## birch
==> flow/design.v (excerpt) <==
module main(
    input wire clk,
    input wire rst,
    input wire [3:0] sensor,
    input wire [2:0] sw,
    output wire [1:0] servo
    );
wire [7:0] Servo_R;
wire [7:0] Servo_L;
wire clk_40MHz;
wire clk_1KHz;
wire clk_100MHz;
wire tick_40MHz;
wire tick_1KHz;
wire [10:0] pid_output, position;
servo_handler my_servo (
    .clk(clk_100MHz),
    .en(tick_1KHz),
    .rst(rst),
    .servo_l(Servo_L),
    .servo_r(Servo_R),
    .pid_output(pid_output)
);       
servo_to_PWM my_PWM(
    .clk(clk_100MHz),
    .rst(rst),
    .servo_L(Servo_L),
    .servo_R(Servo_R),
    .PWM_L(servo[0]),
    .PWM_R(servo[1])
);
clock_managment_unit my_clk(
.clk(clk),
.rst(rst),
.clk_100MHz(clk_100MHz),
.clk_40MHz(clk_40MHz),
.clk_1KHz(clk_1KHz),
.tick_40MHz(tick_40MHz),
.tick_1KHz(tick_1KHz)
);
pid my_pid(
    .kp_sw(sw[0]),
    .ki_sw(sw[1]),
    .kd_sw(sw[2]),
    .clk(clk_100MHz),
    .en(tick_40MHz),
    .rst(rst),
    .position(position),
    .pid_output(pid_output)
);
sensor_handler my_sensors(
    .clk(clk_100MHz),
    .rst(rst),
    .sensors(sensor),
    .position(position)
);
endmodule
Size: ~11 I/O pins, roughly 0.016 mm^2 of cells after synthesis.
clock: 11.3 ns
lec_check: 0
abc_area: 1
cap_margin: 20
core_margin: 2
core_utilization: 72
cts_cluster_size: 98
slew_margin: 20
run.sh (not shown) runs the stock make flow with config.mk's settings and CLKGATE_MAP_FILE=.
birch finished every stage; the final checks, however, were not passed, the failures being negative setup slack.
> inputs changed (birch -> pine)
Settings: a change of CORE_UTILIZATION from 72 to 35; a deleted CTS_CLUSTER_SIZE that had been 98; a deleted ABC_AREA that had been 1; a change of the clock period (ns, I/O delays scaled along) from 11.3 to 13.5.
==> comparison <==
- Re instance count after placement with tap cells included: birch was higher than pine.
- fa_1 as the slowest stage cell on the critical path was reported by birch, and or4_4 by pine.
- When pine is set beside birch, its worst setup timing slack at the placement stage turns out to be 0.63 ns larger.
- pine: flow completed, timing, DRC and antenna clean
- In the reports for birch and pine, the larger adder and majority cell fraction of the synthesized area belongs to birch.

## run A
main again, from the RTL that the note above started with.
export LEC_CHECK = 0
export ABC_AREA = 1
export CAP_MARGIN = 20
export CORE_MARGIN = 2
export CORE_UTILIZATION = 72
export CTS_CLUSTER_DIAMETER = 254
export CTS_CLUSTER_SIZE = 10
export PLACE_DENSITY = 0.38
export SETUP_SLACK_MARGIN = 1.82
export SLEW_MARGIN = 20
export TNS_END_PERCENT = 10
create_clock -name core_clock -period 7.94 [get_ports {clk}]
The flow completed for run A, but it is not clean: the layout still shows setup timing.
Here is what was changed in the inputs of run B compared with run A.
Settings: clearing CTS_CLUSTER_DIAMETER, which used to be 254; clearing TNS_END_PERCENT, which used to be 10; clearing SETUP_SLACK_MARGIN, which used to be 1.82; clearing PLACE_DENSITY, which used to be 0.38; putting PLACE_DENSITY_LB_ADDON at 0.25 where nothing was set; swapping 10 for 51 in CTS_CLUSTER_SIZE; swapping 7.94 for 14.0 in the clock period (ns, I/O delays scaled along).
Results
- Run B closes out successfully: all stages finished, all timing, DRC and antenna checks passed.
- Of run A and run B, run B shows the higher final worst clock skew, with run A below it.
- Total number of multi-input combinational cells delta (run A -> run B): insignificant
- Going from run A to run B, the final area was found to have gone down by about 12%.
- Compared with run A, run B shows highest achievable clock rate that has gone down by more than 10%.
Relative to run B, the following input files were edited for run C:
Settings: CTS_CLUSTER_SIZE changed from 51 to 100; ABC_AREA removed (was 1); CORE_UTILIZATION changed from 72 to 40; PLACE_DENSITY_LB_ADDON removed (was 0.25); CTS_CLUSTER_DIAMETER newly set to 100; TNS_END_PERCENT newly set to 10.
Results
Compared with run B, cell count in run C decreased by a few percent.
On largest clock skew in the final design, run B tracks run C almost exactly.
Compared with run B, run C shows routed length on met3 that has gone down by more than a quarter.
Overall routed net length was higher in the run labelled run C.
Global-route track usage on met2 on run C is down relative to run B.
Summary — synthesized cell count, run C relative to run B: lower, by 343.
Minimum period implied by the final worst setup slack: run C worse than run B
Run B was smaller in final cell area than run C.
Summary: setup slack, run C worse than run B
Synthesized area for run C is higher than for run B.
